## v6
Design FIR_FILTER, start of the top module:
module FIR_FILTER (clk, rst, data_valid, data, fir_valid, fir_d);
Settings: LEC_CHECK=0, CAP_MARGIN=20, CORE_MARGIN=2, CORE_UTILIZATION=72, HOLD_SLACK_MARGIN=0.29, PLACE_DENSITY=0.67, SETUP_SLACK_MARGIN=-0.82, SLEW_MARGIN=40; clock period 10.9 ns.
run.sh (not shown) runs the stock make flow with config.mk's settings and CLKGATE_MAP_FILE=.
[flow] v6 | stages: complete | final checks: fail | reason: negative setup slack
> inputs changed (v6 -> v7)
Settings: CORE_UTILIZATION changed from 72 to 40; PLACE_DENSITY removed (was 0.67); HOLD_SLACK_MARGIN removed (was 0.29); SLEW_MARGIN changed from 40 to 20; SETUP_SLACK_MARGIN removed (was -0.82); the clock period (ns, I/O delays scaled along) changed from 10.9 to 13.9.
==> comparison <==
v6 → v7: period utilization down 27 points, full die area up 160000 um^2. Relative to v6, arrival time at the worst endpoint has gone up in v7. Status for v6 and v7: clean finish in v7 only. v7 ended with more setup slack than v6. Area inside the core boundary sits higher in v7 than in v6. The higher first-iteration DRC count came out of v6. met1 usage in global routing down 26 points in v7 wrt v6. The count of clock-buffer cells in the layout number comes out lower for v7 vs v6.

* * *

Starting RTL as in the previous note.
==> flow/design.v (excerpt) <==
module FIR_FILTER (clk, rst, data_valid, data, fir_valid, fir_d);
export LEC_CHECK = 0
export ABC_AREA = 1
export CAP_MARGIN = 25
export CELL_PAD_IN_SITES_GLOBAL_PLACEMENT = 0
export CORE_MARGIN = 2
export CORE_UTILIZATION = 71
export CTS_CLUSTER_DIAMETER = 27
export CTS_CLUSTER_SIZE = 33
export MAX_ROUTING_LAYER = met4
export SLEW_MARGIN = 20
create_clock -name core_clock -period 10.7 [get_ports {clk}]
The starting point died in global routing, error GRT-0232.
Change:
- CAP_MARGIN: 25 -> 20
- CELL_PAD_IN_SITES_GLOBAL_PLACEMENT: 0 -> unset
- CORE_UTILIZATION: 71 -> 72
- CTS_CLUSTER_DIAMETER: 27 -> 91
- CTS_CLUSTER_SIZE: 33 -> unset
- PLACE_DENSITY_LB_ADDON: unset -> 0.02
- SETUP_SLACK_MARGIN: unset -> 4.32
- clock period: 10.7 -> 14.7 ns (I/O delays scaled with it)
- Now the flow passed the timing, design-rule and antenna checks
- die size went down by 1.4%
- synthesized area is unchanged
- synthesized cell count is unchanged
Change:
- CTS_CLUSTER_DIAMETER: 91 -> 242
- MAX_ROUTING_LAYER: met4 -> unset
- PLACE_DENSITY: unset -> 0.65
- PLACE_DENSITY_LB_ADDON: 0.02 -> unset
- SETUP_SLACK_MARGIN: 4.32 -> -0.43
- clock period: 14.7 -> 13.6 ns (I/O delays scaled with it)
The new run finished with timing, DRC and antenna clean. Critical path depth goes up by 2. Design area went down by a few percent. Hold slack improved by 0.020 ns. Global-route usage drops by 3.5 points.
Change:
- ABC_AREA: 1 -> unset
- CAP_MARGIN: 20 -> 10
- CORE_UTILIZATION: 72 -> 40
- CTS_CLUSTER_DIAMETER: 242 -> unset
- GPL_TIMING_DRIVEN: unset -> 0
- PLACE_DENSITY: 0.65 -> unset
- PLACE_DENSITY_LB_ADDON: unset -> 0.15
- SETUP_SLACK_MARGIN: -0.43 -> unset
- clock period: 13.6 -> 15.0 ns (I/O delays scaled with it)
Outcome: Count of clock-buffer cells in the layout rises by 23; synthesized area goes down by a few percent; cell count rises slightly; final area falls slightly; worst hold slack gets better by 0.030 ns; routed wire length climbs slightly; global-route usage went down by 19 points; worst setup slack improved by 0.18 ns; non-clock buffer count came out higher by 122.
Change:
- ABC_AREA: unset -> 1
- CAP_MARGIN: 10 -> 15
- CORE_ASPECT_RATIO: unset -> 0.68
- CORE_UTILIZATION: 40 -> 65
- CTS_CLUSTER_SIZE: unset -> 96
- MIN_ROUTING_LAYER: unset -> met2
- PLACE_DENSITY_LB_ADDON: 0.15 -> 0.04
- TNS_END_PERCENT: unset -> 95
Effect:
- Now the flow ended with an error in global routing, error GRT-0116
- die size came out lower by 36%
- synthesized cell count is higher by about 15%
- synthesized area went up by 3.6%

* * *

Starting RTL as in the previous note.
make LEC_CHECK=0 CAP_MARGIN=20 CORE_MARGIN=2 CORE_UTILIZATION=68 MAX_ROUTING_LAYER=met4 SETUP_SLACK_MARGIN=1.76 SLEW_MARGIN=20 finish   # period 12.7 ns
The baseline completed and failed the layout checks on setup timing.
Edit:
CORE_UTILIZATION = 72   (was 68)
HOLD_SLACK_MARGIN = -0.1   (was not set)
PLACE_DENSITY = 0.67   (was not set)
SETUP_SLACK_MARGIN = -0.82   (was 1.76)
clock period = 10.9 ns   (was 12.7 ns; I/O delays follow)
What happened:
- With this change the flow aborted during global routing (5_1_grt)
- die size decreases by about 5.5%
- synthesized area does not change
- synthesized cell count stays the same
Edit:
CORE_UTILIZATION = 24   (was 72)
HOLD_SLACK_MARGIN = not set   (was -0.1)
MAX_ROUTING_LAYER = not set   (was met4)
PLACE_DENSITY = not set   (was 0.67)
SETUP_SLACK_MARGIN = not set   (was -0.82)
clock period = 13.9 ns   (was 10.9 ns; I/O delays follow)
What happened:
- With this change the flow completed with no timing, DRC or antenna violations
- synthesized cell count is unchanged
- area after synthesis does not change
- die size grows to 3.0 times its value
Edit:
CORE_UTILIZATION = 71   (was 24)
PLACE_DENSITY = 0.41   (was not set)
clock period = 12.5 ns   (was 13.9 ns; I/O delays follow)
Now the flow ran to the end with violations: setup timing; area after synthesis does not change; wire length went up by 15%; critical path depth goes up by 10; hold slack stays flat; design area climbs by 2.0%; flip-flop count stays the same; non-clock buffer count is higher by 1123; worst setup slack degrades by 1.2 ns.
Edit:
ABC_AREA = 1   (was not set)
CORE_UTILIZATION = 72   (was 71)
PLACE_DENSITY = not set   (was 0.41)
clock period = 18.2 ns   (was 12.5 ns; I/O delays follow)
What happened: This time the run completed with no timing, DRC or antenna violations. Fmax drops by about 3.2%. Worst setup slack gets better by 5.3 ns. Wire length is lower by 5.2%. Synthesized area went up by 3.6%. Core utilization is lower by 5.0 points.
